--- flow/config.mk ---
export PLATFORM = sky130hd
export DESIGN_NAME = gca_dlnv
export DESIGN_NICKNAME = gca_dlnv
export VERILOG_FILES = /design/flow/design.v
export SDC_FILE = /design/flow/constraint.sdc
export NUM_CORES = 4
export LEC_CHECK = 0
export CAP_MARGIN = 0
export CELL_PAD_IN_SITES_GLOBAL_PLACEMENT = 0
export CORE_ASPECT_RATIO = 1.92
export CORE_MARGIN = 8
export CORE_UTILIZATION = 40
export CTS_CLUSTER_DIAMETER = 204
export CTS_CLUSTER_SIZE = 49
export GPL_TIMING_DRIVEN = 0
export MIN_ROUTING_LAYER = met2
export SETUP_SLACK_MARGIN = 0.29
export SLEW_MARGIN = 15
--- flow/constraint.sdc ---
create_clock -name core_clock -period 4.79 [get_ports {CLK}]
set_input_delay 0.9580 -clock core_clock [delete_from_list [all_inputs] [get_ports {CLK}]]
set_output_delay 0.9580 -clock core_clock [all_outputs]
set_load 0.01 [all_outputs]
--- flow/design.v ---
module gca_dlnv(
    input [31:0]    coord0,
    input [31:0]    coord1,
    input           ld,
    input           step,
    input           CLK,
    output          FC,
    output [20:0]   ADDR
);
    reg         [15:0] x0;
    reg         [15:0] y0;
    wire        [15:0] x1;
    wire        [15:0] y1;
    reg  signed [15:0] dx, dy;
    reg  signed [15:0] sx, sy;
    reg  signed [15:0] error;
    wire signed [15:0] e2;
    assign x1 = {5'b0, coord1[10:0]};
    assign y1 = {6'b0, coord1[20:11]};
    assign e2 = error <<< 1;
    assign ADDR = {y0[9:0], x0[10:0]};
    assign FC = !ld && (x0 == x1 && y0 == y1 || e2 >= dy && x0 == x1 || e2 <= dx && y0 == y1);
    always @(posedge CLK) begin
        if(ld) begin
            x0 <= {5'b0, coord0[10:0]};
            y0 <= {6'b0, coord0[20:11]};
            sx <= (x0 > x1) ? -16'd1 : 16'd1;
            sy <= (y0 > y1) ? -16'd1 : 16'd1;
            dx <= (x0 < x1) ? (x1 - x0) : (x0 - x1);
            dy <= (y1 < y0) ? (y1 - y0) : (y0 - y1);
            error <= dx + dy;
        end
        if(step && !ld) begin
            if(e2 >= dy) x0 <= x0 + sx;
            if(e2 <= dx) y0 <= y0 + sy;
            if(e2 >= dy && e2 <= dx)
                error <= error + dx + dy;
            else if(e2 >= dy)
                error <= error + dy;
            else if(e2 <= dx)
                error <= error + dx;
        end
    end
endmodule
--- flow/run.sh ---
#!/bin/bash
# the make line also repeats each setting of config.mk as NAME=value (left out here)
make -C /OpenROAD-flow-scripts/flow DESIGN_CONFIG=/design/flow/config.mk WORK_HOME=/design/flow/orfs CLKGATE_MAP_FILE= finish
==> reports/summary.txt, run 1 <==
Largest cells by area: ha_1 (19%), edfxtp_1 (9.9%), dfxtp_1 (9.1%), xnor2_1 (4.9%), a21oi_1 (4.6%)
PortBufs: 66
XOR/XNOR Fraction of Synth Area: 7.915%
delay-heaviest family, CP: buffers and inverters
Area Growth Syn to Fin: 15.83%
OpenROAD warning count: 73
I/O pin total: 89
fp util: 40.70%
CTS Buf Count: 9
gpl congestion: 0.9883
chip area: 31,570 sq um
Unique cell types: 85
Yosys Instances: 1,263
crit-path cells: inv_1 -> ha_1 -> nor2b_1 -> o31a_1 -> o21ai_2 -> and4_1 -> buf_2 -> nor2_8 -> buf_4 -> a22oi_1 -> nor2_1 -> dlymetal6s2s_1
mux share: 4.205%
Critical Path End Type: output port
Critical Path RT: 3.83 ns
top post-synthesis cells by count: ha_1 (158), inv_1 (102), a21oi_1 (95)
cell area after synthesis: 10,350 sq um
critical path buffer and inverter count: 4
setup TNS: 0 ns
synthesized instance count: 1,263
status: finished clean
CP Launch Point: dx[1]$_DFFE_PP_
CTS tree: done
CP max stage delay: 0.65 ns
Critical Path Stages: 12
DR iter-0 viols: 2,594
clock skew: 0.01154 ns
unrepaired setup endpoints after global routing: true
Area leader share: 19.09%
FP Rows: 81
flip-flops with a built-in enable: 34
DRT Pass-1 Iters: 20
final setup fails: 0
r2r setup slk: 0.45 ns
Avg WL per Cell: 21.13 um
first-pass GRT wire length: 53,910 um
Final min period: 4.355 ns
Syn Nets: 1,498
GRT Residual Overflow: 0
ys flop type: dfxtp_1
Post-DP HPWL: 27,750 um
Hold EP: x0[15]$_DFF_P_
reg2reg start: dx[0]$_DFFE_PP_
f_max: 229.6 MHz
max-slew violation count: 0
Final nets: 1,588
Root Buffer: clkbuf_16
largest net degree at the start of global routing: 36
CP max-delay cell: edfxtp_1
Worst Tran Pin Value: 1.007 ns
Post-synth ARST share: 0%
Worst-path clk slew: 0.08 ns
Seq/Total Area, Yosys: 18.95%
drt total wl: 35,740 um
Hold Path Depth: 2
Clock Path Buffers: 2
period utilisation layout: 90.92%
Main logic family: AND-OR/OR-AND gates
register bit total from synthesis: 81
post-route ant nets: 0
crit path DAT: 3.40 ns
Simple-Gate Area Share: 15.78%
DR DRC count: 0
Hold Crit Class: reg2reg
H-tree depth: 3
fillcell total: 2,570
Hold Startpoint: x0[15]$_DFF_P_
Yosys chip area: 10,350 sq um
Reg2Reg Depth: 18
clock latency (worst-skew pair): 0.37 ns
vias in the first global route: 14,050
maximum capacitance violations: 0
slew margin rel.: 32.90%
critical path peak fanout: 10
end point of the critical path: FC
startpoint type of the worst setup path: register
Worst Setup Path Type: reg2out
syn_area_per_cell: 8.198 sq um
endpoints failing hold: 0
Synth top cell by count: ha_1
DR vias: 13,520
die width: 132.1 um
reg-to-reg endpoint: error[14]$_DFF_P_
Vias/cell: 7.992
ao+oa area frac: 25.31%
core box area: 25,440 sq um
Die H: 238.9 um
clock sinks: 81
global-route usage over all layers: 34.15%
Adder Area Share: 21.03%
antenna violations before repair: 1
Ys Warns: 1
largest area contributor in the netlist: ha_1
==> layout make-up <==
class                   instances  area, sq um  area share, %
multi-input cells            1022         7820          65.21
flip-flops and latches         81         1962          16.36
well taps                     332        415.4          3.464
clock buffers                   9        225.2          1.878
clock inverters                 7        78.83         0.6573
diodes                          2        5.005        0.04173
inverters                     104        390.4          3.255
plain buffers                  56        337.8          2.817
repair buffers                 79        758.2          6.322
==> layer usage <==
layer / vias up / global-route usage (%) / routed length (um)
li1: 4720 / - / -
met3: 475 / 35.84 / 11330
met1: 4745 / - / 0
met4: 8 / 12.50 / 4838
met2: 3575 / 45.39 / 19400
met5: - / 4.905 / 184
==> through the flow <==
step                      hold WS, ns  utilization [%]  std cells  cell area (sq um)  setup WS [ns]
after CTS                      0.5602            46.69       1684              11880         0.2248
after global placement         0.5379            44.93       1661              11430         -1.144
after detailed placement       0.5518            44.91       1661              11420        -0.5197
final                          0.5625            47.14       1692              11990         0.4349
after floorplan                0.4873                -       1263              10350          1.033
after global routing           0.6116            47.13       1691              11990         0.2648
==> timing repair <==
| action | in CTS | in global routing |
|---|---|---|
| hold buffers | 0 | 0 |
| resized | 25 | 16 |
| endpoints found under the setup margin | 2 | 5 |
| setup buffers | 7 | 6 |
| pin swaps | 5 | 5 |
==> run 2, diff against run 1 <==
Settings changed: CAP_MARGIN 0 to 20, CELL_PAD_IN_SITES_GLOBAL_PLACEMENT 0 to not set, CORE_ASPECT_RATIO 1.92 to not set, CORE_MARGIN 8 to 4, CTS_CLUSTER_DIAMETER 204 to not set, CTS_CLUSTER_SIZE 49 to not set, GPL_TIMING_DRIVEN 0 to not set, HOLD_SLACK_MARGIN set to 0.06, MIN_ROUTING_LAYER met2 to not set, SETUP_SLACK_MARGIN 0.29 to not set, SLEW_MARGIN 15 to 10, TNS_END_PERCENT set to 40.
Clock period 4.79 ns to 6.99 ns, I/O delays scaled along.
==> run 2 against run 1 <==
Against the previous run:
- register-to-register slack better by 2.2 ns
- non-clock buffer count down 64
- cell count down 4.0%
- area after synthesis unchanged
- hold slack worse by 0.012 ns
- highest routed layer is now met4
==> reports/summary.txt, run 2 <==
die width: 168.9 um (+28%)
Final Util: 45.40% (-1.7 points)
Area leader share: 19.09% (unchanged)
Reg2Reg Depth: 17 (-1)
Yosys Instances: 1,263 (unchanged)
final setup fails: 0 (unchanged)
maximum capacitance violations: 0 (unchanged)
fillcell total: 2,541 (-1.1%)
Clock Path Buffers: 2 (unchanged)
GRT Residual Overflow: 0 (unchanged)
FF/Latch Area: 1962 sq um (unchanged)
period utilisation layout: 81.21% (-9.7 points)
core box area: 25,330 sq um (-0.44%)
CTS Hold Bufs: 0 (unchanged)
Yosys chip area: 10,350 sq um (unchanged)
clock sinks: 81 (unchanged)
antenna violations before repair: 0 (-1)
Comb gate area: 7695 sq um (-1.6%)
Worst Setup Path Type: in2out
FP Rows: 58 (-28%)
met1 wire length: 13,500 um (+13,500 um)
Final Non-Filler Cells: 1,624 (-4.0%)
largest net degree at the start of global routing: 45 (+25%)
Hold EP: x0[15]$_DFF_P_
DR vias: 8,921 (-34%)
gpl congestion: 0.8763 (-11%)
crit path DAT: 4.28 ns (+0.88 ns)
Simple-Gate Area Share: 15.78% (unchanged)
unrepaired setup endpoints after global routing: false
Worst-path clk slew: 0.06 ns (-0.02 ns)
delay-heaviest family, CP: simple AND/OR/NAND/NOR gates
cell area after synthesis: 10,350 sq um (unchanged)
CTS Buf Count: 9 (unchanged)
Final min period: 5.677 ns
r2r setup slk: 2.64 ns (+2.19 ns)
fp util: 40.88% (+0.18 points)
DRT Pass-1 Iters: 5 (-75%)
Worst Tran Pin Value: 0.9819 ns (-0.02467 ns)
CP max-delay cell: nor4_1
max-slew violation count: 0 (unchanged)
routed length on met3: 835 um (-93%)
global-route usage over all layers: 18.87% (-15 points)
Root Buffer: clkbuf_16
syn_area_per_cell: 8.198 sq um (unchanged)
startpoint type of the worst setup path: primary input
ANT cells: 0 (-2)
Hold Path Depth: 2 (unchanged)
Final nets: 1,524 (-4.0%)
Hold Startpoint: x0[15]$_DFF_P_
critical path buffer and inverter count: 2 (-2)
Avg WL per Cell: 16.52 um (-22%)
Largest cells by area: ha_1 (19%), edfxtp_1 (9.9%), dfxtp_1 (9.1%), xnor2_1 (4.9%), a21oi_1 (4.6%)
top post-synthesis cells by count: ha_1 (158), inv_1 (102), a21oi_1 (95)
Syn Nets: 1,498 (unchanged)
Met2 Wirelength: 12,080 um (-38%)
DR DRC count: 0 (unchanged)
largest area contributor in the netlist: ha_1
DP Cell Count: 1,608 (-3.2%)
CP Launch Point: coord1[8]
slew margin rel.: 34.54% (+1.6 points)
endpoints failing hold: 0 (unchanged)
CTS tree: done
status: finished clean
Critical Path RT: 5.59 ns (+1.76 ns)
crit-path cells: clkdlybuf4s50_1 -> ha_1 -> nand3_1 -> nor2_1 -> nand2_1 -> nor4_1 -> a22oi_1 -> nor2_1 -> clkdlybuf4s50_1
Unique cell types: 85 (unchanged)
CP max stage delay: 0.60 ns (-0.05 ns)
Critical Path End Type: output port
setup TNS: 0 ns (unchanged)
Post-synth ARST share: 0% (unchanged)
Main logic family: AND-OR/OR-AND gates
Synth top cell by count: ha_1
I/O pin total: 89 (unchanged)
reg-to-reg endpoint: error[14]$_DFF_P_
Seq/Total Area, Yosys: 18.95% (unchanged)
Area Growth Syn to Fin: 11.05%
post-route ant nets: 0 (unchanged)
first-pass GRT wire length: 44,140 um (-18%)
Ys Warns: 1 (unchanged)
end point of the critical path: FC
Resized Gates After CTS: 0 (-100%)
PortBufs: 66 (unchanged)
ao+oa area frac: 25.31% (unchanged)
hold_ws: 0.5502 ns (-0.01227 ns)
Setup Buffers After CTS: 0 (-7)
synthesized instance count: 1,263 (unchanged)
Vias/cell: 5.493 (-31%)
ys flop type: dfxtp_1
chip area: 28,520 sq um (-9.6%)
clock latency (worst-skew pair): 0.36 ns (about the same)
OpenROAD warning count: 71 (-2.7%)
vias in the first global route: 8,666 (-38%)
Die H: 168.9 um (-29%)
critical path peak fanout: 11 (+1)
clock skew: 0.01710 ns (+0.005557 ns)
Hold Crit Class: reg2reg
mux share: 4.205% (unchanged)
Adder Area Share: 21.03% (unchanged)
DR iter-0 viols: 455 (-82%)
f_max: 176.2 MHz
Post-DP HPWL: 21,450 um (-23%)
flip-flops with a built-in enable: 34 (unchanged)
XOR/XNOR Fraction of Synth Area: 7.915% (unchanged)
Critical Path Stages: 9 (-3)
H-tree depth: 3 (unchanged)
drt total wl: 26,830 um (-25%)
reg2reg start: dx[0]$_DFFE_PP_
register bit total from synthesis: 81 (unchanged)
top sig layer: met4
## run 2: per-stage QoR
step           cell area (sq um)  setup slack [ns]
4_1_cts                    11500             1.224
3_5_place_dp               11160             1.236
5_1_grt                    11500             1.035
2_1_floorplan              10350             2.710
3_3_place_gp               11160             1.246
6_report                   11500             1.313
## run 2: routing by layer
| metal | global-route usage, % | vias to the layer above |
|---|---|---|
| met3 | 2.125 | 22 |
| met1 | 26.67 | 4104 |
| met2 | 30.64 | 147 |
| met4 | 4.975 | 0 |
| li1 | - | 4648 |
| met5 | 0 | - |
## run 2: layout make-up
type / instances / area share, %
clock buffers: 9 / 1.959
clock inverters: 7 / 1.012
inverters: 104 / 3.395
flip-flops and latches: 81 / 17.06
multi-input cells: 1022 / 66.93
repair buffers: 71 / 6.051
well taps: 330 / 3.591
==> run 3, diff against run 2 <==
Settings changed: ABC_AREA set to 0, CAP_MARGIN 20 to 40, CORE_MARGIN 4 to 2, CORE_UTILIZATION 40 to 72, CTS_CLUSTER_DIAMETER set to 222, CTS_CLUSTER_SIZE set to 90, GPL_ROUTABILITY_DRIVEN set to 0, GPL_TIMING_DRIVEN set to 1, HOLD_SLACK_MARGIN 0.06 to not set, MIN_ROUTING_LAYER set to met1, PLACE_DENSITY_LB_ADDON set to 0.04, SLEW_MARGIN 10 to 30.
Clock period 6.99 ns to 3.69 ns, I/O delays scaled along.
==> run 3 against run 2 <==
Against the previous run:
- the layout now fails its checks (negative setup slack)
- global-route usage increased by 20 points
- sequential cell count did not move
- first-iteration DRC count grew 100%
- critical path depth up 7
- wire length up 9.2%
- non-clock buffer count up 96
- clock skew shrank 0.0076 ns
- die area decreased by 46%
- sequential share of layout area is 0.79 points lower
- cell count decreased by 3.3%
- area after synthesis unchanged
- critical endpoint is now error[14]$_DFF_P_
- largest cell class unchanged
- highest routed layer unchanged
==> reports/summary.txt, run 3 <==
global-route usage over all layers: 38.70% (+20 points)
OpenROAD warning count: 73 (+2.8%)
Area Growth Syn to Fin: 16.47%
met3 Use GR: 7.143% (+5.0 points)
slew margin rel.: 55.62% (+21 points)
syn_area_per_cell: 8.198 sq um (unchanged)
Critical Path End Type: register
XOR/XNOR Fraction of Synth Area: 7.915% (unchanged)
crit-path cells: buf_4 -> fa_2 -> a211oi_2 -> o21bai_1 -> a21oi_1 -> xnor2_1 -> ha_1 -> o21ai_1 -> a21oi_1 -> a21o_1 -> a221o_1 -> o41a_1 -> xnor2_1 -> nor2_1 -> xnor3_1 -> o21ai_1
Vias/cell: 6.539 (+19%)
H-tree depth: 3 (unchanged)
Hold Startpoint: x0[15]$_DFF_P_
reg2reg start: dx[1]$_DFFE_PP_
crit path DAT: 4.16 ns (-0.12 ns)
CTS tree: done
CP max stage delay: 0.42 ns (-0.18 ns)
Ys Warns: 1 (unchanged)
endpoints failing hold: 0 (unchanged)
CP Launch Point: dx[1]$_DFFE_PP_
register bit total from synthesis: 81 (unchanged)
Yosys chip area: 10,350 sq um (unchanged)
GR Layer Usage met2: 64.90% (+34 points)
Critical Path RT: 3.98 ns (-1.61 ns)
Largest cells by area: ha_1 (19%), edfxtp_1 (9.9%), dfxtp_1 (9.1%), xnor2_1 (4.9%), a21oi_1 (4.6%)
Synth top cell by count: ha_1
Hold EP: x0[15]$_DFF_P_
post-route ant nets: 0 (unchanged)
Post-DP HPWL: 22,070 um (+2.9%)
DRT Pass-1 Iters: 6 (+1)
Worst Setup Path Type: reg2reg
post-route cell area: 12,060 sq um (+4.9%)
CTS Buf Count: 9 (unchanged)
Area leader share: 19.09% (unchanged)
vias in the first global route: 9,883 (+14%)
end point of the critical path: error[14]$_DFF_P_
final setup fails: 4 (+4)
Die H: 123.9 um (-27%)
period utilisation layout: 104.8% (+24 points)
unrepaired setup endpoints after global routing: true
Root Buffer: clkbuf_16
chip area: 15,350 sq um (-46%)
cell area after synthesis: 10,350 sq um (unchanged)
Seq/Total Area, Yosys: 18.95% (unchanged)
antenna violations before repair: 0 (unchanged)
worst setup margin: -0.1764 ns (-1.490 ns)
synthesized instance count: 1,263 (unchanged)
ANT cells: 0 (unchanged)
I/O pin total: 89 (unchanged)
Post-synth ARST share: 0% (unchanged)
clock skew: 0.009504 ns (-0.007594 ns)
status: complete, but fails checks
fp util: 74.02% (+33 points)
PortBufs: 66 (unchanged)
Hold Path Depth: 2 (unchanged)
GR Util met1: 46.90% (+20 points)
first-pass GRT wire length: 46,600 um (+5.6%)
critical path buffer and inverter count: 1 (-1)
Final min period: 3.866 ns
startpoint type of the worst setup path: register
DR vias: 10,270 (+15%)
maximum capacitance violations: 0 (unchanged)
Worst-path clk slew: 0.07 ns (about the same)
clock latency (worst-skew pair): 0.35 ns (about the same)
delay-heaviest family, CP: AND-OR/OR-AND gates
Final nets: 1,620 (+6.3%)
drt total wl: 29,290 um (+9.2%)
Main logic family: AND-OR/OR-AND gates
r2r setup slk: -0.18 ns (-2.82 ns)
reg-to-reg endpoint: error[14]$_DFF_P_
f_max: 258.6 MHz
largest area contributor in the netlist: ha_1
fillcell total: 811 (-68%)
Reg2Reg Depth: 16 (-1)
CTS Hold Bufs: 0 (unchanged)
Syn Nets: 1,498 (unchanged)
clock sinks: 81 (unchanged)
core box area: 13,990 sq um (-45%)
Clock Path Buffers: 2 (unchanged)
Hold Crit Class: reg2reg
FP Rows: 43 (-26%)
Layout Check Fails: negative setup slack
placed cell areas: 11,670 sq um (+4.6%)
max-slew violation count: 0 (unchanged)
Adder Area Share: 21.03% (unchanged)
Yosys Instances: 1,263 (unchanged)
Simple-Gate Area Share: 15.78% (unchanged)
ys flop type: dfxtp_1
Unique cell types: 85 (unchanged)
flip-flops with a built-in enable: 34 (unchanged)
Critical Path Stages: 16 (+7)
top post-synthesis cells by count: ha_1 (158), inv_1 (102), a21oi_1 (95)
DR DRC count: 0 (unchanged)
ao+oa area frac: 25.31% (unchanged)
gr busiest metal: met2
pre-CTS setup slack: -0.1818 ns (-1.418 ns)
CP max-delay cell: edfxtp_1
critical path peak fanout: 3 (-8)
mux share: 4.205% (unchanged)
DR iter-0 viols: 928 (+100%)
setup TNS: -0.2887 ns (-0.2887 ns)
largest net degree at the start of global routing: 45 (unchanged)
die width: 123.9 um (-27%)
Worst Tran Pin Value: 0.6658 ns (-0.3161 ns)
Avg WL per Cell: 18.66 um (+13%)
GRT Residual Overflow: 0 (unchanged)
[run 3: layout make-up]
type / count / area [sq um] / share of cell area (%)
Multi-Input combinational cell: 1022 / 7761 / 64.36
Clock buffer: 10 / 239.0 / 1.982
Clock inverter: 6 / 66.31 / 0.5499
Sequential cell: 81 / 1962 / 16.27
Timing Repair Buffer: 167 / 1415 / 11.73
Tap cell: 180 / 225.2 / 1.868
Inverter: 104 / 390.4 / 3.237
[run 3: stage by stage]
stage	hold WS [ns]	util, %	instances
finish	0.5476	86.21	1570
global route	0.6085	86.21	1570
CTS	0.5406	85.93	1569
detailed placement	0.5330	83.45	1551
global placement	0.5156	83.45	1551
floorplan	0.4873	-	1263
[run 3: timing repair]
action,4_1_cts,5_1_grt
endpoints found under the setup margin,4,5
buffers inserted,2,1
gates cloned,0,0
hold endpoints to repair,0,0
pin swaps,3,11
gates resized,7,7
[run 3: per-layer routing]
| metal | up-vias | wire length, um |
|---|---|---|
| li1 | 4845 | - |
| met1 | 4772 | 11830 |
| met2 | 521 | 13760 |
| met3 | 129 | 2326 |
| met4 | 0 | 1377 |
| met5 | - | 0 |
==> run 4, diff against run 3 <==
Settings changed: ABC_AREA 0 to not set, CAP_MARGIN 40 to 30, CTS_CLUSTER_DIAMETER 222 to 358, CTS_CLUSTER_SIZE 90 to not set, GPL_ROUTABILITY_DRIVEN 0 to not set, GPL_TIMING_DRIVEN 1 to not set, MIN_ROUTING_LAYER met1 to not set, PLACE_DENSITY set to 0.67, PLACE_DENSITY_LB_ADDON 0.04 to not set, SETUP_SLACK_MARGIN set to -0.25, SLEW_MARGIN 30 to 20, TNS_END_PERCENT 40 to 5.
Clock period 3.69 ns to 3.27 ns, I/O delays scaled along.
==> run 4 against run 3 <==
Against the previous run:
- still fails the layout checks on negative setup slack
- design area is 6.2% higher
- utilization increased by 5.4 points
- clock skew increased by 0.0048 ns
- area after synthesis is the same
- via count grew 11%
- highest routed layer unchanged
==> reports/summary.txt, run 4 <==
Clock Path Buffers: 2 (unchanged)
unrepaired setup endpoints after global routing: true
antenna violations before repair: 1 (+1)
Largest cells by area: ha_1 (19%), edfxtp_1 (9.9%), dfxtp_1 (9.1%), xnor2_1 (4.9%), a21oi_1 (4.6%)
Reg2Reg Depth: 17 (+1)
register bit total from synthesis: 81 (unchanged)
worst setup margin: -0.8694 ns (-0.6930 ns)
GRT Residual Overflow: 0 (unchanged)
Worst Tran Pin Value: 0.6621 ns (-0.003629 ns)
chip area: 15,350 sq um (unchanged)
status: complete, but fails checks
slew margin rel.: 55.70% (+0.079 points)
Critical Path End Type: register
DRT Pass-1 Iters: 14 (+8)
Post-synth ARST share: 0% (unchanged)
period utilisation layout: 126.6% (+22 points)
Syn Nets: 1,498 (unchanged)
Seq/Total Area, Yosys: 18.95% (unchanged)
Synth top cell by count: ha_1
fillcell total: 611 (-25%)
Worst Setup Path Type: reg2reg
mux share: 4.205% (unchanged)
post-route cell area: 12,810 sq um (+6.2%)
CTS Hold Bufs: 0 (unchanged)
flip-flops with a built-in enable: 34 (unchanged)
die width: 123.9 um (unchanged)
crit path DAT: 4.43 ns (+0.27 ns)
Final Non-Filler Cells: 1,667 (+6.2%)
vias in the first global route: 11,430 (+16%)
maximum capacitance violations: 0 (unchanged)
clock sinks: 81 (unchanged)
FP Rows: 43 (unchanged)
Area leader share: 19.09% (unchanged)
placed cell areas: 12,420 sq um (+6.4%)
OpenROAD warning count: 76 (+4.1%)
cell area after synthesis: 10,350 sq um (unchanged)
critical path buffer and inverter count: 0 (-1)
Avg WL per Cell: 21.42 um (+15%)
Critical Path Stages: 17 (+1)
CTS tree: done
Comb gate area: 7789 sq um (+0.35%)
Main logic family: AND-OR/OR-AND gates
global-route usage over all layers: 48.29% (+9.6 points)
ys flop type: dfxtp_1
delay-heaviest family, CP: AND-OR/OR-AND gates
Post-DP HPWL: 24,790 um (+12%)
Area Growth Syn to Fin: 23.71%
startpoint type of the worst setup path: register
Hold Crit Class: reg2reg
Adder Area Share: 21.03% (unchanged)
CP max-delay cell: edfxtp_1
Die H: 123.9 um (unchanged)
FF/Latch Area: 1962 sq um (unchanged)
Root Buffer: clkbuf_16
clock skew: 0.01434 ns (+0.004840 ns)
clock latency (worst-skew pair): 0.36 ns (about the same)
reg-to-reg endpoint: error[14]$_DFF_P_
Final min period: 4.139 ns (+0.2730 ns)
Unique cell types: 85 (unchanged)
Hold Startpoint: x0[15]$_DFF_P_
Layout Check Fails: negative setup slack
largest area contributor in the netlist: ha_1
synthesized instance count: 1,263 (unchanged)
DR DRC count: 0 (unchanged)
largest net degree at the start of global routing: 38 (-16%)
DP Cell Count: 1,647 (+6.2%)
CP Launch Point: dx[2]$_DFFE_PP_
H-tree depth: 3 (unchanged)
DR iter-0 viols: 1,590 (+71%)
top post-synthesis cells by count: ha_1 (158), inv_1 (102), a21oi_1 (95)
PortBufs: 66 (unchanged)
reg2reg start: dx[2]$_DFFE_PP_
endpoints failing hold: 0 (unchanged)
Hold EP: x0[15]$_DFF_P_
critical path peak fanout: 3 (unchanged)
Simple-Gate Area Share: 15.78% (unchanged)
CP max stage delay: 0.41 ns (about the same)
Worst-path clk slew: 0.07 ns (about the same)
drt total wl: 35,700 um (+22%)
end point of the critical path: error[14]$_DFF_P_
Critical Path RT: 3.56 ns (-0.42 ns)
Vias/cell: 6.837 (+4.6%)
syn_area_per_cell: 8.198 sq um (unchanged)
Final nets: 1,715 (+5.9%)
Ys Warns: 1 (unchanged)
r2r setup slk: -0.87 ns (-0.69 ns)
fp util: 74.02% (unchanged)
Yosys Instances: 1,263 (unchanged)
CTS Buf Count: 9 (unchanged)
ao+oa area frac: 25.31% (unchanged)
post-route ant nets: 0 (unchanged)
gpl congestion: 0.9690
Yosys chip area: 10,350 sq um (unchanged)
core box area: 13,990 sq um (unchanged)
final setup fails: 43 (+39)
XOR/XNOR Fraction of Synth Area: 7.915% (unchanged)
f_max: 241.6 MHz (-6.6%)
Hold Path Depth: 2 (unchanged)
crit-path cells: ha_1 -> o21ai_0 -> o21a_1 -> nor3_1 -> nor3_1 -> o21bai_1 -> a21oi_1 -> xnor2_1 -> ha_1 -> nand2_1 -> nor2_1 -> a221o_1 -> o41a_1 -> xnor2_1 -> nor2_1 -> xnor3_1 -> o21ai_1
max-slew violation count: 0 (unchanged)
first-pass GRT wire length: 56,970 um (+22%)
DR vias: 11,400 (+11%)
I/O pin total: 89 (unchanged)
## run 4: area by class of cell
class | count | share of cell area [%]
multi-input cells | 1022 | 60.81
clock buffers | 12 | 2.003
diodes | 2 | 0.03907
flip-flops and latches | 81 | 15.32
well taps | 180 | 1.758
inverters | 104 | 3.048
repair buffers | 262 | 16.82
clock inverters | 4 | 0.2051
## run 4: metal layers
layer	track usage, %	part of all wire, %
met4	32.94	8.3
met1	53.68	36
met3	19.00	11
met5	3.125	0
met2	75.79	45
## run 4: stage by stage
stage	worst slack, ns	hold WS, ns	utilization (%)	setup TNS, ns
after floorplan	-0.3357	0.4873	-	-0.6870
after global placement	-0.4467	0.5225	88.80	-7.007
after global routing	-0.9291	0.6089	91.53	-10.87
after detailed placement	-0.6739	0.5381	88.80	-10.17
after CTS	-0.5988	0.5462	91.15	-3.030
final	-0.8694	0.5559	91.57	-7.832
## run 4: timing repair
item / CTS / global route
setup buffers: 1 / 1
cloned: 0 / 0
endpoints found under the setup margin: 6 / 13
resized: 10 / 10
pin swaps: 3 / 8
==> run 5, diff against run 4 <==
Settings changed: ABC_AREA set to 0, CAP_MARGIN 30 to 5, CORE_UTILIZATION 72 to 70, CTS_CLUSTER_DIAMETER 358 to 363, CTS_CLUSTER_SIZE set to 47, GPL_ROUTABILITY_DRIVEN set to 0, GPL_TIMING_DRIVEN set to 1, MIN_ROUTING_LAYER set to met1, PLACE_DENSITY 0.67 to not set, PLACE_DENSITY_LB_ADDON set to 0.18, SETUP_SLACK_MARGIN -0.25 to not set, SLEW_MARGIN 20 to 30, TNS_END_PERCENT 5 to 50.
Clock period 3.27 ns to 4.68 ns, I/O delays scaled along.
==> run 5 against run 4 <==
Against the previous run:
- sequential share of layout area grew 1.9 points
- global-route usage shrank 14 points
- sequential cell count is the same
- now clean on timing, DRC and antenna
==> reports/summary.txt, run 5 <==
Reg2Reg Depth: 17 (unchanged)
Post-synth ARST share: 0% (unchanged)
antenna violations before repair: 0 (-1)
placed cell areas: 11,080 sq um (-11%)
chip area: 15,780 sq um (+2.8%)
CP max stage delay: 0.55 ns (+0.14 ns)
clock latency (worst-skew pair): 0.35 ns (about the same)
register bit total from synthesis: 81 (unchanged)
vias in the first global route: 9,469 (-17%)
endpoints failing hold: 0 (unchanged)
r2r setup slk: 0.38 ns (+1.25 ns)
clock skew: 0.01123 ns (-0.003116 ns)
Root Buffer: clkbuf_16
setup TNS: 0 ns (+7.832 ns)
CTS Buf Count: 9 (unchanged)
Yosys chip area: 10,350 sq um (unchanged)
cell area after synthesis: 10,350 sq um (unchanged)
syn_area_per_cell: 8.198 sq um (unchanged)
Unique cell types: 85 (unchanged)
DR DRC count: 0 (unchanged)
crit-path cells: clkdlybuf4s50_1 -> ha_1 -> and2_1 -> nand2_1 -> nor4_1 -> buf_4 -> a22oi_1 -> nor2_1 -> clkdlybuf4s50_1
end point of the critical path: FC
CTS tree: done
delay-heaviest family, CP: buffers and inverters
final setup fails: 0 (-100%)
maximum capacitance violations: 0 (unchanged)
Largest cells by area: ha_1 (19%), edfxtp_1 (9.9%), dfxtp_1 (9.1%), xnor2_1 (4.9%), a21oi_1 (4.6%)
Hold EP: x0[15]$_DFF_P_
clock sinks: 81 (unchanged)
synthesized instance count: 1,263 (unchanged)
PortBufs: 66 (unchanged)
top post-synthesis cells by count: ha_1 (158), inv_1 (102), a21oi_1 (95)
Main logic family: AND-OR/OR-AND gates
Final nets: 1,539 (-10%)
fp util: 71.51% (-2.5 points)
Die H: 125.6 um (+1.4%)
GRT Residual Overflow: 0 (unchanged)
startpoint type of the worst setup path: primary input
Post-DP HPWL: 20,750 um (-16%)
FP Rows: 44 (+2.3%)
Critical Path Stages: 9 (-8)
Seq/Total Area, Yosys: 18.95% (unchanged)
DR iter-0 viols: 1,056 (-34%)
ANT cells: 0 (-2)
CP Launch Point: coord1[7]
reg2reg start: dx[0]$_DFFE_PP_
drt total wl: 26,720 um (-25%)
Adder Area Share: 21.03% (unchanged)
DRT Pass-1 Iters: 6 (-8)
Resized Gates After CTS: 0 (-10)
Critical Path End Type: output port
DR vias: 9,702 (-15%)
Critical Path RT: 3.74 ns (+0.18 ns)
critical path buffer and inverter count: 3 (+3)
H-tree depth: 3 (unchanged)
most used cell, CP: clkdlybuf4s50_1
core box area: 14,480 sq um (+3.5%)
Area leader share: 19.09% (unchanged)
Synth top cell by count: ha_1
crit path DAT: 3.42 ns (-1.01 ns)
CTS Hold Bufs: 0 (unchanged)
GR Util met1: 42.88% (-11 points)
post-route ant nets: 0 (unchanged)
Clock Path Buffers: 2 (unchanged)
Syn Nets: 1,498 (unchanged)
ao+oa area frac: 25.31% (unchanged)
largest area contributor in the netlist: ha_1
Hold Startpoint: x0[15]$_DFF_P_
Simple-Gate Area Share: 15.78% (unchanged)
Avg WL per Cell: 17.90 um (-16%)
post-route cell area: 11,390 sq um (-11%)
period utilisation layout: 93.02% (-34 points)
largest net degree at the start of global routing: 54 (+42%)
Hold Crit Class: reg2reg
first-pass GRT wire length: 44,350 um (-22%)
hold_ws: 0.5419 ns (-0.01398 ns)
Final Util: 78.66% (-13 points)
status: finished clean
XOR/XNOR Fraction of Synth Area: 7.915% (unchanged)
Comb gate area: 7701 sq um (-1.1%)
gr busiest metal: met2
Worst Setup Path Type: in2out
Hold Path Depth: 2 (unchanged)
OpenROAD warning count: 71 (-6.6%)
Yosys Instances: 1,263 (unchanged)
die width: 125.6 um (+1.4%)
unrepaired setup endpoints after global routing: false
Vias/cell: 6.498 (-5.0%)
I/O pin total: 89 (unchanged)
Worst-path clk slew: 0.06 ns (about the same)
Setup Buffers After CTS: 0 (-1)
CP max-delay cell: clkdlybuf4s50_1
global-route usage over all layers: 33.98% (-14 points)
met3 Use GR: 5.140% (-14 points)
Ys Warns: 1 (unchanged)
FF/Latch Area: 1962 sq um (unchanged)
pre-CTS setup slack: 0.3807 ns (+1.055 ns)
mux share: 4.205% (unchanged)
reg-to-reg endpoint: error[14]$_DFF_P_
f_max: 229.7 MHz
Worst Tran Pin Value: 0.7568 ns (+0.09464 ns)
worst setup margin: 0.3266 ns (+1.196 ns)
critical path peak fanout: 7 (+4)
slew margin rel.: 49.36% (-6.3 points)
Area Growth Syn to Fin: 9.994%
max-slew violation count: 0 (unchanged)
ys flop type: dfxtp_1
Final min period: 4.353 ns
GR Layer Usage met2: 58.25% (-18 points)
flip-flops with a built-in enable: 34 (unchanged)
fillcell total: 1,052 (+72%)
==> run 5: area by class of cell <==
| class | count | area share, % |
|---|---|---|
| clock buffer | 10 | 2.011 |
| clock inverter | 6 | 0.5603 |
| inverter | 104 | 3.428 |
| multi-input combinational | 1022 | 67.62 |
| sequential | 81 | 17.23 |
| tap | 184 | 2.022 |
| timing repair buffer | 86 | 7.130 |
==> run 5: per-layer routing <==
metal	vias to the layer above	part of all wire (%)
met5	-	0
met3	108	6.0
met2	388	47
met1	4533	43
li1	4673	-
met4	0	4.3
==> run 5: metrics by stage <==
step	std cells
final	1493
after global routing	1493
after CTS	1492
after detailed placement	1476
after global placement	1476
after floorplan	1263
==> run 6, diff against run 5 <==
Settings changed: ABC_AREA 0 to not set, CAP_MARGIN 5 to 20, CORE_ASPECT_RATIO set to 0.52, CORE_UTILIZATION 70 to 36, CTS_CLUSTER_DIAMETER 363 to 243, CTS_CLUSTER_SIZE 47 to not set, GPL_ROUTABILITY_DRIVEN 0 to not set, GPL_TIMING_DRIVEN 1 to not set, HOLD_SLACK_MARGIN set to -0.06, MAX_ROUTING_LAYER set to met4, MIN_ROUTING_LAYER met1 to met2, PLACE_DENSITY_LB_ADDON 0.18 to 0.25, SETUP_SLACK_MARGIN set to 1.13, SLEW_MARGIN 30 to 35, TNS_END_PERCENT 50 to 100.
Clock period 4.68 ns to 4.92 ns, I/O delays scaled along.
==> run 6 against run 5 <==
Against the previous run:
- synthesized cell count is the same
- the run now fails in 5_1_grt
- die area grew 91%
- area after synthesis is the same
==> reports/summary.txt, run 6 <==
XOR/XNOR Fraction of Synth Area: 7.915% (unchanged)
flip-flops with a built-in enable: 34 (unchanged)
global-route usage over all layers: 39.10%
CTS Buf Count: 9 (unchanged)
Clock Path Buffers: 2 (unchanged)
DP Cell Count: 1,666 (+13%)
ao+oa area frac: 25.31% (unchanged)
Yosys chip area: 10,350 sq um (unchanged)
core box area: 28,080 sq um (+94%)
mux share: 4.205% (unchanged)
Synth top cell by count: ha_1
Main logic family: AND-OR/OR-AND gates
CTS Hold Bufs: 0 (unchanged)
chip area: 30,210 sq um (+91%)
Post-DP HPWL: 24,560 um (+18%)
status: stopped before the end
FP Rows: 44 (unchanged)
cell area after synthesis: 10,350 sq um (unchanged)
die width: 239.2 um (+90%)
I/O pin total: 89 (unchanged)
ys flop type: dfxtp_1
Yosys Instances: 1,263 (unchanged)
fp util: 36.88% (-35 points)
Err: [ERROR GRT-0116] Global routing finished with congestion. Check the congestion regions in the DRC Viewer.
last stage reached: 5_1_grt
Unique cell types: 85 (unchanged)
Largest cells by area: ha_1 (19%), edfxtp_1 (9.9%), dfxtp_1 (9.1%), xnor2_1 (4.9%), a21oi_1 (4.6%)
Simple-Gate Area Share: 15.78% (unchanged)
largest area contributor in the netlist: ha_1
Ys Warns: 1 (unchanged)
top post-synthesis cells by count: ha_1 (158), inv_1 (102), a21oi_1 (95)
synthesized instance count: 1,263 (unchanged)
Area leader share: 19.09% (unchanged)
GRT Residual Overflow: 11
syn_area_per_cell: 8.198 sq um (unchanged)
gpl congestion: 1.008
Syn Nets: 1,498 (unchanged)
Post-synth ARST share: 0% (unchanged)
register bit total from synthesis: 81 (unchanged)
Seq/Total Area, Yosys: 18.95% (unchanged)
Root Buffer: clkbuf_16
PortBufs: 66 (unchanged)
H-tree depth: 3 (unchanged)
Die H: 126.3 um (+0.53%)
Adder Area Share: 21.03% (unchanged)
clock sinks: 81 (unchanged)
-- run 6: layer usage --
layer / track usage (%) / GRT overflow
met1: - / -
met2: 38.13 / 0
met3: 59.43 / 10
met4: 6.838 / 1
met5: - / -
-- run 6: timing repair --
item	in CTS
setup endpoints to repair	18
pin swaps	29
buffers inserted	19
resized	54
-- run 6: through the flow --
step,setup slack [ns],hold WS (ns),instance area [sq um]
2_1_floorplan,1.163,0.4873,10350
3_3_place_gp,0.4587,0.5286,11350
3_5_place_dp,0.4422,0.5536,11370
4_1_cts,1.032,0.5747,12060
==> run 7, diff against run 6 <==
Settings changed: CORE_ASPECT_RATIO 0.52 to not set, CORE_UTILIZATION 36 to 66, CTS_CLUSTER_DIAMETER 243 to 32, HOLD_SLACK_MARGIN -0.06 to not set, MAX_ROUTING_LAYER met4 to not set, MIN_ROUTING_LAYER met2 to not set, PLACE_DENSITY_LB_ADDON 0.25 to not set, SETUP_SLACK_MARGIN 1.13 to 0.73, SLEW_MARGIN 35 to 20, TNS_END_PERCENT 100 to not set.
Clock period 4.92 ns to 4.52 ns, I/O delays scaled along.
==> run 7 against run 6 <==
Against the previous run:
- the run now finishes clean
- synthesized cell count is the same
- area after synthesis is the same
- die area is 45% lower
==> reports/summary.txt, run 7 <==
Worst Tran Pin Value: 0.7093 ns
critical path buffer and inverter count: 1
CTS Buf Count: 9 (unchanged)
FP Rows: 45 (+2.3%)
met3 Use GR: 3.799%
fillcell total: 1,148
reg2reg start: dx[0]$_DFFE_PP_
PortBufs: 66 (unchanged)
Area leader share: 19.09% (unchanged)
DRT Pass-1 Iters: 6
end point of the critical path: error[14]$_DFF_P_
ANT cells: 0
Seq/Total Area, Yosys: 18.95% (unchanged)
Hold Startpoint: x0[15]$_DFF_P_
slew margin rel.: 52.71%
antenna violations before repair: 0
Root Buffer: clkbuf_16
largest area contributor in the netlist: ha_1
CP Launch Point: dx[0]$_DFFE_PP_
f_max: 260.6 MHz
mux share: 4.205% (unchanged)
Yosys chip area: 10,350 sq um (unchanged)
Worst Setup Path Type: reg2reg
top post-synthesis cells by count: ha_1 (158), inv_1 (102), a21oi_1 (95)
Reg2Reg Depth: 18
Final Non-Filler Cells: 1,549
fp util: 67.86% (+31 points)
CTS Hold Bufs: 0 (unchanged)
endpoints failing hold: 0
Unique cell types: 85 (unchanged)
Hold EP: x0[15]$_DFF_P_
Critical Path Stages: 18
Ys Warns: 1 (unchanged)
Hold Crit Class: reg2reg
DR iter-0 viols: 731
first-pass GRT wire length: 44,080 um
synthesized instance count: 1,263 (unchanged)
drt total wl: 27,160 um
OpenROAD warning count: 75
syn_area_per_cell: 8.198 sq um (unchanged)
crit-path cells: ha_2 -> fa_2 -> a211oi_4 -> o21ai_2 -> a31oi_2 -> o21bai_1 -> a21o_1 -> buf_4 -> a31oi_2 -> xnor2_1 -> ha_1 -> nor3_1 -> nor2_1 -> o41a_1 -> xnor2_1 -> nor2_1 -> xnor3_1 -> o21ai_1
H-tree depth: 3 (unchanged)
Final min period: 3.837 ns
r2r setup slk: 0.68 ns
critical path peak fanout: 5
clock skew: 0.009420 ns
register bit total from synthesis: 81 (unchanged)
GR Layer Usage met2: 56.56%
post-route ant nets: 0
setup TNS: 0 ns
Synth top cell by count: ha_1
GRT Residual Overflow: 0
maximum capacitance violations: 0
startpoint type of the worst setup path: register
I/O pin total: 89 (unchanged)
GR Util met1: 41.76%
gpl congestion: 0.9921 (-1.6%)
Vias/cell: 6.230
Final nets: 1,568
ao+oa area frac: 25.31% (unchanged)
CTS tree: done
period utilisation layout: 84.89%
unrepaired setup endpoints after global routing: true
XOR/XNOR Fraction of Synth Area: 7.915% (unchanged)
Critical Path RT: 4.79 ns
Final Util: 77.89%
Post-DP HPWL: 20,850 um (-15%)
global-route usage over all layers: 32.77%
Critical Path End Type: register
clock sinks: 81 (unchanged)
gr busiest metal: met2
DR vias: 9,651
core box area: 15,260 sq um (-46%)
Adder Area Share: 21.03% (unchanged)
Post-synth ARST share: 0% (unchanged)
Area Growth Syn to Fin: 14.79%
CP max stage delay: 0.41 ns
Avg WL per Cell: 17.53 um
largest net degree at the start of global routing: 56
Yosys Instances: 1,263 (unchanged)
clock latency (worst-skew pair): 0.35 ns
Largest cells by area: ha_1 (19%), edfxtp_1 (9.9%), dfxtp_1 (9.1%), xnor2_1 (4.9%), a21oi_1 (4.6%)
max-slew violation count: 0
Worst-path clk slew: 0.06 ns
DP Cell Count: 1,509 (-9.4%)
CP max-delay cell: edfxtp_1
ys flop type: dfxtp_1
Die H: 129.3 um (+2.3%)
Main logic family: AND-OR/OR-AND gates
Hold Path Depth: 2
Syn Nets: 1,498 (unchanged)
die width: 129.3 um (-46%)
status: finished clean
Clock Path Buffers: 2 (unchanged)
vias in the first global route: 9,212
reg-to-reg endpoint: error[14]$_DFF_P_
cell area after synthesis: 10,350 sq um (unchanged)
crit path DAT: 4.11 ns
delay-heaviest family, CP: AND-OR/OR-AND gates
chip area: 16,710 sq um (-45%)
final setup fails: 0
flip-flops with a built-in enable: 34 (unchanged)
Simple-Gate Area Share: 15.78% (unchanged)
DR DRC count: 0
run 7: final cells by class:
cell class / count / area, sq um / area share [%]
Timing Repair Buffer: 115 / 1023 / 8.611
Clock inverter: 5 / 81.33 / 0.6843
Sequential cell: 81 / 1963 / 16.52
Multi-Input combinational cell: 1022 / 7930 / 66.72
Tap cell: 211 / 264.0 / 2.221
Clock buffer: 11 / 232.7 / 1.958
Inverter: 104 / 390.4 / 3.285
run 7: routing by layer:
metal  wire, um  vias up
met3       1411       71
li1           -     4728
met1      12010     4521
met5          0        -
met2      12790      331
met4        950        0
run 7: repair_timing:
action	in CTS	in global routing
pin swaps	19	23
buffers inserted	12	12
hold endpoints to repair	0	0
gates cloned	0	0
setup endpoints to repair	5	15
resized	30	26
run 7: metrics by stage:
stage                     worst slack, ns  cell area [sq um]  hold WS (ns)
after global placement             0.2266              11160        0.5214
after CTS                          0.7248              11660        0.5498
after global routing               0.5601              11890        0.6005
final                              0.6829              11890        0.5557
after floorplan                    0.7629              10350        0.4873
after detailed placement           0.1998              11160        0.5414
==> run 8, diff against run 7 <==
Settings changed: ABC_AREA set to 0, CAP_MARGIN 20 to 40, CORE_UTILIZATION 66 to 72, CTS_CLUSTER_DIAMETER 32 to 222, CTS_CLUSTER_SIZE set to 90, GPL_ROUTABILITY_DRIVEN set to 0, GPL_TIMING_DRIVEN set to 1, MIN_ROUTING_LAYER set to met1, PLACE_DENSITY set to 0.35, SETUP_SLACK_MARGIN 0.73 to not set, SLEW_MARGIN 20 to 30, TNS_END_PERCENT set to 50.
Clock period 4.52 ns to 3.47 ns, I/O delays scaled along.
==> run 8 against run 7 <==
Against the previous run:
- utilization is 14 points higher
- sequential share of layout area is 1.2 points lower
- hold slack better by 0.024 ns
- critical path type unchanged
- cell count is 6.2% higher
- now fails the layout checks on negative setup slack
- global-route usage is 8.4 points higher
- sequential cell count stayed put
- fmax is 5.6% lower
- non-clock buffer count is 127 higher
- critical path depth is 1 lower
- largest cell class unchanged
==> reports/summary.txt, run 8 <==
status: complete, but fails checks
Layout Check Fails: negative setup slack
Final nets: 1,695 (+8.1%)
period utilisation layout: 117.1% (+32 points)
Simple-Gate Area Share: 15.78% (unchanged)
DR iter-0 viols: 1,723 (+140%)
global-route usage over all layers: 41.17% (+8.4 points)
end point of the critical path: error[14]$_DFF_P_
CP max-delay cell: edfxtp_1
largest area contributor in the netlist: ha_1
crit-path cells: ha_4 -> fa_2 -> a211oi_2 -> o21ai_1 -> a31oi_1 -> o21bai_1 -> a21o_1 -> xor2_2 -> ha_1 -> nand2_1 -> nor2_1 -> a221o_1 -> o41a_1 -> xnor2_1 -> nor2_1 -> xnor3_1 -> o21ai_1
slew margin rel.: 42.40% (-10 points)
critical path peak fanout: 3 (-2)
clock sinks: 81 (unchanged)
fillcell total: 598 (-48%)
Hold Crit Class: reg2reg
Adder Area Share: 21.03% (unchanged)
Worst Tran Pin Value: 0.8567 ns (+0.1474 ns)
Synth top cell by count: ha_1
mux share: 4.205% (unchanged)
Area Growth Syn to Fin: 23.89%
Post-DP HPWL: 22,750 um (+9.1%)
chip area: 15,350 sq um (-8.1%)
synthesized instance count: 1,263 (unchanged)
DRT Pass-1 Iters: 7 (+1)
Reg2Reg Depth: 17 (-1)
largest net degree at the start of global routing: 44 (-21%)
PortBufs: 66 (unchanged)
register bit total from synthesis: 81 (unchanged)
clock latency (worst-skew pair): 0.36 ns (about the same)
Comb gate area: 7935 sq um (about the same)
Die H: 123.9 um (-4.1%)
I/O pin total: 89 (unchanged)
setup TNS: -2.351 ns (-2.351 ns)
Hold Startpoint: x0[15]$_DFF_P_
CTS Hold Bufs: 0 (unchanged)
DR vias: 11,210 (+16%)
core box area: 13,990 sq um (-8.3%)
Avg WL per Cell: 21.00 um (+20%)
antenna violations before repair: 0 (unchanged)
flip-flops with a built-in enable: 34 (unchanged)
Worst-path clk slew: 0.07 ns (about the same)
maximum capacitance violations: 0 (unchanged)
CTS tree: done
Seq/Total Area, Yosys: 18.95% (unchanged)
max-slew violation count: 0 (unchanged)
first-pass GRT wire length: 49,420 um (+12%)
reg-to-reg endpoint: error[14]$_DFF_P_
FF/Latch Area: 1963 sq um (unchanged)
worst setup margin: -0.5935 ns (-1.276 ns)
Hold Path Depth: 2 (unchanged)
pre-CTS setup slack: -0.3456 ns (-0.5454 ns)
unrepaired setup endpoints after global routing: true
syn_area_per_cell: 8.198 sq um (unchanged)
clock skew: 0.01147 ns (+0.002045 ns)
startpoint type of the worst setup path: register
Syn Nets: 1,498 (unchanged)
delay-heaviest family, CP: AND-OR/OR-AND gates
Critical Path End Type: register
Main logic family: AND-OR/OR-AND gates
Critical Path RT: 3.77 ns (-1.02 ns)
Largest cells by area: ha_1 (19%), edfxtp_1 (9.9%), dfxtp_1 (9.1%), xnor2_1 (4.9%), a21oi_1 (4.6%)
Vias/cell: 6.815 (+9.4%)
post-route ant nets: 0 (unchanged)
vias in the first global route: 10,570 (+15%)
Clock Path Buffers: 2 (unchanged)
reg2reg start: dx[0]$_DFFE_PP_
CTS Buf Count: 9 (unchanged)
H-tree depth: 3 (unchanged)
CP max stage delay: 0.44 ns (+0.03 ns)
OpenROAD warning count: 76 (+1.3%)
top post-synthesis cells by count: ha_1 (158), inv_1 (102), a21oi_1 (95)
Unique cell types: 85 (unchanged)
DR DRC count: 0 (unchanged)
final setup fails: 10 (+10)
Root Buffer: clkbuf_16
Yosys chip area: 10,350 sq um (unchanged)
die width: 123.9 um (-4.1%)
ao+oa area frac: 25.31% (unchanged)
ys flop type: dfxtp_1
Area leader share: 19.09% (unchanged)
critical path buffer and inverter count: 0 (-1)
Worst Setup Path Type: reg2reg
Final min period: 4.064 ns (+0.2264 ns)
crit path DAT: 4.36 ns (+0.25 ns)
Yosys Instances: 1,263 (unchanged)
hold_ws: 0.5802 ns (+0.02449 ns)
Hold EP: x0[15]$_DFF_P_
drt total wl: 34,540 um (+27%)
FP Rows: 43 (-4.4%)
cell area after synthesis: 10,350 sq um (unchanged)
Critical Path Stages: 17 (-1)
GRT Residual Overflow: 0 (unchanged)
endpoints failing hold: 0 (unchanged)
Post-synth ARST share: 0% (unchanged)
f_max: 246.1 MHz (-5.6%)
Ys Warns: 1 (unchanged)
XOR/XNOR Fraction of Synth Area: 7.915% (unchanged)
r2r setup slk: -0.59 ns (-1.28 ns)
ANT cells: 0 (unchanged)
fp util: 74.02% (+6.2 points)
CP Launch Point: dx[0]$_DFFE_PP_
run 8: final cells by class:
class	instances	area share (%)
clock buffers	13	1.951
clock inverters	3	0.3316
inverters	104	3.063
multi-input cells	1022	61.86
flip-flops and latches	81	15.30
well taps	180	1.756
repair buffers	242	15.73
run 8: layer usage:
metal / track usage [%] / vias up / routed length [um]
met3: 8.196 / 286 / 3582
met2: 69.75 / 852 / 15970
met1: 48.32 / 5078 / 12650
li1: - / 4994 / -
met5: 0 / - / 0
met4: 24.16 / 0 / 2337
run 8: stage by stage:
stage | instances | cell area (sq um) | util (%)
final | 1645 | 12830 | 91.70
after global routing | 1645 | 12830 | 91.70
after CTS | 1637 | 12560 | 89.80
after detailed placement | 1615 | 12180 | 87.08
after global placement | 1615 | 12180 | 87.08
after floorplan | 1263 | 10360 | -
run 8: what timing repair did:
action,in CTS,in global routing
setup buffers,6,8
endpoints found under the setup margin,6,19
resized,14,43
pin swaps,14,25
==> run 9, diff against run 8 <==
Settings changed: CAP_MARGIN 40 to 30, CTS_CLUSTER_DIAMETER 222 to 50, CTS_CLUSTER_SIZE 90 to 49, HOLD_SLACK_MARGIN set to -0.1, MAX_ROUTING_LAYER set to met4, PLACE_DENSITY 0.35 to 0.95.
Clock period 3.47 ns to 3.71 ns, I/O delays scaled along.
==> run 9 against run 8 <==
Against the previous run:
- still fails the layout checks on negative setup slack
- worst setup slack improved by 0.29 ns
- clock-buffer cell count decreased by 4
- fmax increased by 1.3%
- via count decreased by 0.89%
- wire length about the same
- design area decreased by 5.5%
- hold slack got worse by 0.045 ns
- cell count decreased by 4.7%
==> reports/summary.txt, run 9 <==
CP Launch Point: dx[0]$_DFFE_PP_
Adder Area Share: 21.03% (unchanged)
Main logic family: AND-OR/OR-AND gates
largest area contributor in the netlist: ha_1
Synth top cell by count: ha_1
Critical Path End Type: register
Hold Startpoint: x0[15]$_DFF_P_
Root Buffer: clkbuf_16
reg2reg start: dx[0]$_DFFE_PP_
DR iter-0 viols: 1,802 (+4.6%)
gr busiest metal: met2
f_max: 249.2 MHz (+1.3%)
Die H: 123.9 um (unchanged)
crit path DAT: 4.31 ns (-0.05 ns)
post-route cell area: 12,130 sq um (-5.5%)
XOR/XNOR Fraction of Synth Area: 7.915% (unchanged)
chip area: 15,350 sq um (unchanged)
top post-synthesis cells by count: ha_1 (158), inv_1 (102), a21oi_1 (95)
endpoints failing hold: 0 (unchanged)
slew margin rel.: 50.42% (+8.0 points)
global-route usage over all layers: 45.33% (+4.2 points)
mux share: 4.205% (unchanged)
Simple-Gate Area Share: 15.78% (unchanged)
status: complete, but fails checks
Final min period: 4.013 ns (-0.05053 ns)
CTS tree: done
FP Rows: 43 (unchanged)
ao+oa area frac: 25.31% (unchanged)
CP max-delay cell: edfxtp_1
Worst Tran Pin Value: 0.7437 ns (-0.1130 ns)
core box area: 13,990 sq um (unchanged)
CP max stage delay: 0.41 ns (-0.03 ns)
drt total wl: 34,560 um (about the same)
Avg WL per Cell: 22.05 um (+5.0%)
clock sinks: 81 (unchanged)
Post-synth ARST share: 0% (unchanged)
Syn Nets: 1,498 (unchanged)
CTS Hold Bufs: 0 (unchanged)
CTS Buf Count: 9 (unchanged)
first-pass GRT wire length: 52,580 um (+6.4%)
fp util: 74.02% (unchanged)
ys flop type: dfxtp_1
delay-heaviest family, CP: AND-OR/OR-AND gates
flip-flops with a built-in enable: 34 (unchanged)
GRT Residual Overflow: 0 (unchanged)
met3 Use GR: 10.44% (+2.2 points)
Yosys Instances: 1,263 (unchanged)
crit-path cells: ha_2 -> fa_2 -> a211oi_2 -> o21ai_1 -> a31oi_1 -> o21bai_1 -> a21o_1 -> xor2_2 -> ha_1 -> nand2_2 -> nor2_1 -> a221o_1 -> o41a_1 -> xnor2_1 -> nor2_1 -> xnor3_1 -> o21ai_1
critical path peak fanout: 2 (-1)
unrepaired setup endpoints after global routing: true
r2r setup slk: -0.30 ns (+0.29 ns)
Hold Path Depth: 2 (unchanged)
Final nets: 1,617 (-4.6%)
period utilisation layout: 108.2% (-8.9 points)
Clock Path Buffers: 2 (unchanged)
Unique cell types: 85 (unchanged)
DP Cell Count: 1,542 (-4.5%)
placed cell areas: 11,600 sq um (-4.7%)
Post-DP HPWL: 23,480 um (+3.2%)
cell area after synthesis: 10,350 sq um (unchanged)
Area leader share: 19.09% (unchanged)
I/O pin total: 89 (unchanged)
clock latency (worst-skew pair): 0.36 ns (about the same)
DR DRC count: 0 (unchanged)
Vias/cell: 7.090 (+4.0%)
max-slew violation count: 0 (unchanged)
vias in the first global route: 10,850 (+2.7%)
Critical Path Stages: 17 (unchanged)
Worst-path clk slew: 0.07 ns (about the same)
DR vias: 11,110 (-0.89%)
synthesized instance count: 1,263 (unchanged)
die width: 123.9 um (unchanged)
critical path buffer and inverter count: 0 (unchanged)
Critical Path RT: 4.01 ns (+0.24 ns)
startpoint type of the worst setup path: register
Ys Warns: 1 (unchanged)
Area Growth Syn to Fin: 17.11%
Layout Check Fails: negative setup slack
largest net degree at the start of global routing: 62 (+41%)
Hold Crit Class: reg2reg
Reg2Reg Depth: 17 (unchanged)
H-tree depth: 3 (unchanged)
GR Util met1: 49.78% (+1.5 points)
syn_area_per_cell: 8.198 sq um (unchanged)
Final Non-Filler Cells: 1,567 (-4.7%)
final setup fails: 3 (-7)
Seq/Total Area, Yosys: 18.95% (unchanged)
maximum capacitance violations: 0 (unchanged)
GR Layer Usage met2: 72.05% (+2.3 points)
post-route ant nets: 0 (unchanged)
Final Util: 86.68% (-5.0 points)
register bit total from synthesis: 81 (unchanged)
PortBufs: 66 (unchanged)
worst setup margin: -0.3030 ns (+0.2905 ns)
Largest cells by area: ha_1 (19%), edfxtp_1 (9.9%), dfxtp_1 (9.1%), xnor2_1 (4.9%), a21oi_1 (4.6%)
antenna violations before repair: 0 (unchanged)
reg-to-reg endpoint: error[14]$_DFF_P_
Yosys chip area: 10,350 sq um (unchanged)
Worst Setup Path Type: reg2reg
end point of the critical path: error[14]$_DFF_P_
OpenROAD warning count: 73 (-3.9%)
Hold EP: x0[15]$_DFF_P_
ANT cells: 0 (unchanged)
DRT Pass-1 Iters: 12 (+5)
clock skew: 0.01083 ns (-0.0006371 ns)
run 9: repair_timing:
item	in CTS	in global routing
setup endpoints to repair	5	6
buffers inserted	5	4
pin swaps	12	15
resized	17	17
run 9: per-layer routing:
| layer | vias up | part of all wire, % |
|---|---|---|
| met5 | - | 0 |
| li1 | 4830 | - |
| met1 | 5015 | 34 |
| met3 | 358 | 11 |
| met4 | 0 | 8.8 |
| met2 | 907 | 46 |
run 9: layout make-up:
class | count | area [sq um]
clock inverters | 7 | 75.07
fillers | 658 | 1863
clock buffers | 9 | 225.2
inverters | 104 | 390.4
flip-flops and latches | 81 | 1962
well taps | 180 | 225.2
multi-input cells | 1022 | 7851
repair buffers | 164 | 1396
run 9: through the flow:
step | hold WS [ns] | setup TNS, ns | setup slack (ns)
finish | 0.5353 | -0.6761 | -0.3030
global route | 0.6096 | -1.290 | -0.3693
CTS | 0.5285 | -0.1581 | -0.1581
detailed placement | 0.5161 | -1.101 | -0.2504
global placement | 0.5118 | -0.2575 | -0.1627
floorplan | 0.4873 | 0 | 0.004348
==> run 10, diff against run 9 <==
Settings changed: ABC_AREA 0 to 1, CAP_MARGIN 30 to 10, CORE_ASPECT_RATIO set to 1.81, CORE_UTILIZATION 72 to 69, CTS_CLUSTER_SIZE 49 to 16, HOLD_SLACK_MARGIN -0.1 to not set, MAX_ROUTING_LAYER met4 to not set, PLACE_DENSITY 0.95 to not set, PLACE_DENSITY_LB_ADDON set to 0.18, TNS_END_PERCENT 50 to 5.
Clock period 3.71 ns to 4.19 ns, I/O delays scaled along.
==> run 10 against run 9 <==
Against the previous run:
- now clean on timing, DRC and antenna
- clock skew is 0.0051 ns higher
- synthesized cell count is 34% higher
- worst setup slack better by 0.76 ns
- first-iteration DRC count is 53% lower
- non-clock buffer count is 77 lower
- hold slack better by 0.012 ns
- utilization is 9.8 points lower
- critical path type is now in2out
- critical endpoint is now FC
==> reports/summary.txt, run 10 <==
Worst-path clk slew: 0.06 ns (about the same)
critical path peak fanout: 4 (+2)
CTS tree: done
fillcell total: 1,284 (+95%)
PortBufs: 66 (unchanged)
CP max stage delay: 0.44 ns (+0.03 ns)
largest area contributor in the netlist: ha_1
ANT cells: 0 (unchanged)
Ys Warns: 1 (unchanged)
Hold EP: y0[0]$_DFF_P_
first-pass GRT wire length: 55,280 um (+5.1%)
CP Launch Point: coord1[10]
XOR/XNOR Fraction of Synth Area: 7.636% (-0.28 points)
OpenROAD warning count: 71 (-2.7%)
Post-synth ARST share: 0% (unchanged)
f_max: 267.6 MHz
Worst Tran Pin Value: 0.7061 ns (-0.03757 ns)
DP Cell Count: 1,914 (+24%)
critical path buffer and inverter count: 6 (+6)
Adder Area Share: 19.57% (-1.5 points)
Post-DP HPWL: 26,840 um (+14%)
Final min period: 3.736 ns
FP Rows: 62 (+44%)
delay-heaviest family, CP: buffers and inverters
period utilisation layout: 89.17% (-19 points)
Yosys chip area: 11,130 sq um (+7.5%)
DR vias: 11,690 (+5.2%)
cell area after synthesis: 11,130 sq um (+7.5%)
Critical Path Stages: 12 (-5)
startpoint type of the worst setup path: primary input
chip area: 17,200 sq um (+12%)
Vias/cell: 6.056 (-15%)
crit-path cells: clkdlybuf4s50_1 -> ha_1 -> inv_1 -> nor2_2 -> inv_1 -> nor2_1 -> inv_1 -> nor4_2 -> buf_4 -> o21ai_0 -> nor2_1 -> dlymetal6s2s_1
Main logic family: simple AND/OR/NAND/NOR gates
I/O pin total: 89 (unchanged)
slew margin rel.: 52.43% (+2.0 points)
DR iter-0 viols: 851 (-53%)
global-route usage over all layers: 40.08% (-5.3 points)
synthesized instance count: 1,689 (+34%)
syn_area_per_cell: 6.587 sq um (-20%)
Yosys Instances: 1,689 (+34%)
Final nets: 1,968 (+22%)
Reg2Reg Depth: 17 (unchanged)
Setup Buffers After CTS: 0 (-5)
mux share: 0.1799% (-4.0 points)
reg-to-reg endpoint: error[14]$_DFF_P_
Die H: 174.8 um (+41%)
DR DRC count: 0 (unchanged)
setup TNS: 0 ns (+0.6761 ns)
Hold Path Depth: 1 (-1)
endpoints failing hold: 0 (unchanged)
end point of the critical path: FC
max-slew violation count: 0 (unchanged)
Largest cells by area: ha_1 (18%), nand2_1 (15%), edfxtp_1 (9.2%), dfxtp_1 (8.5%), inv_1 (7.1%)
CTS Buf Count: 9 (unchanged)
Synth top cell by count: nand2_1
vias in the first global route: 11,560 (+6.5%)
H-tree depth: 3 (unchanged)
Area leader share: 17.77% (-1.3 points)
status: finished clean
clock skew: 0.01590 ns (+0.005067 ns)
Clock Path Buffers: 2 (unchanged)
r2r setup slk: 0.48 ns (+0.78 ns)
run 10: what timing repair did:
| action | CTS | global route |
|---|---|---|
| setup endpoints to repair | 0 | 1 |
| hold endpoints to repair | 0 | 0 |
| resized | 0 | 2 |
run 10: layout make-up:
| type | count | area [sq um] | share of cell area [%] |
|---|---|---|---|
| clock buffer | 14 | 275.3 | 2.262 |
| multi-input combinational | 1337 | 7996 | 65.72 |
| clock inverter | 2 | 60.06 | 0.4936 |
| inverter | 217 | 817.0 | 6.715 |
| sequential | 81 | 1962 | 16.12 |
| tap | 192 | 240.2 | 1.974 |
| timing repair buffer | 87 | 815.8 | 6.705 |
run 10: per-layer routing:
metal	track usage, %	vias to the layer above	part of all wire (%)
li1	-	5677	-
met1	39.73	5248	34
met2	70.92	538	50
met3	7.200	225	6.1
met4	33.45	0	10
met5	0	-	0
run 10: per-stage QoR:
stage               cell area, sq um  hold slack (ns)  setup slack (ns)
floorplan                      11130           0.4809             1.060
global placement               11820           0.5128            0.1185
detailed placement             11820           0.5273            0.1267
CTS                            12160           0.5454           0.06754
global route                   12170           0.5594            0.1861
finish                         12170           0.5469            0.4537
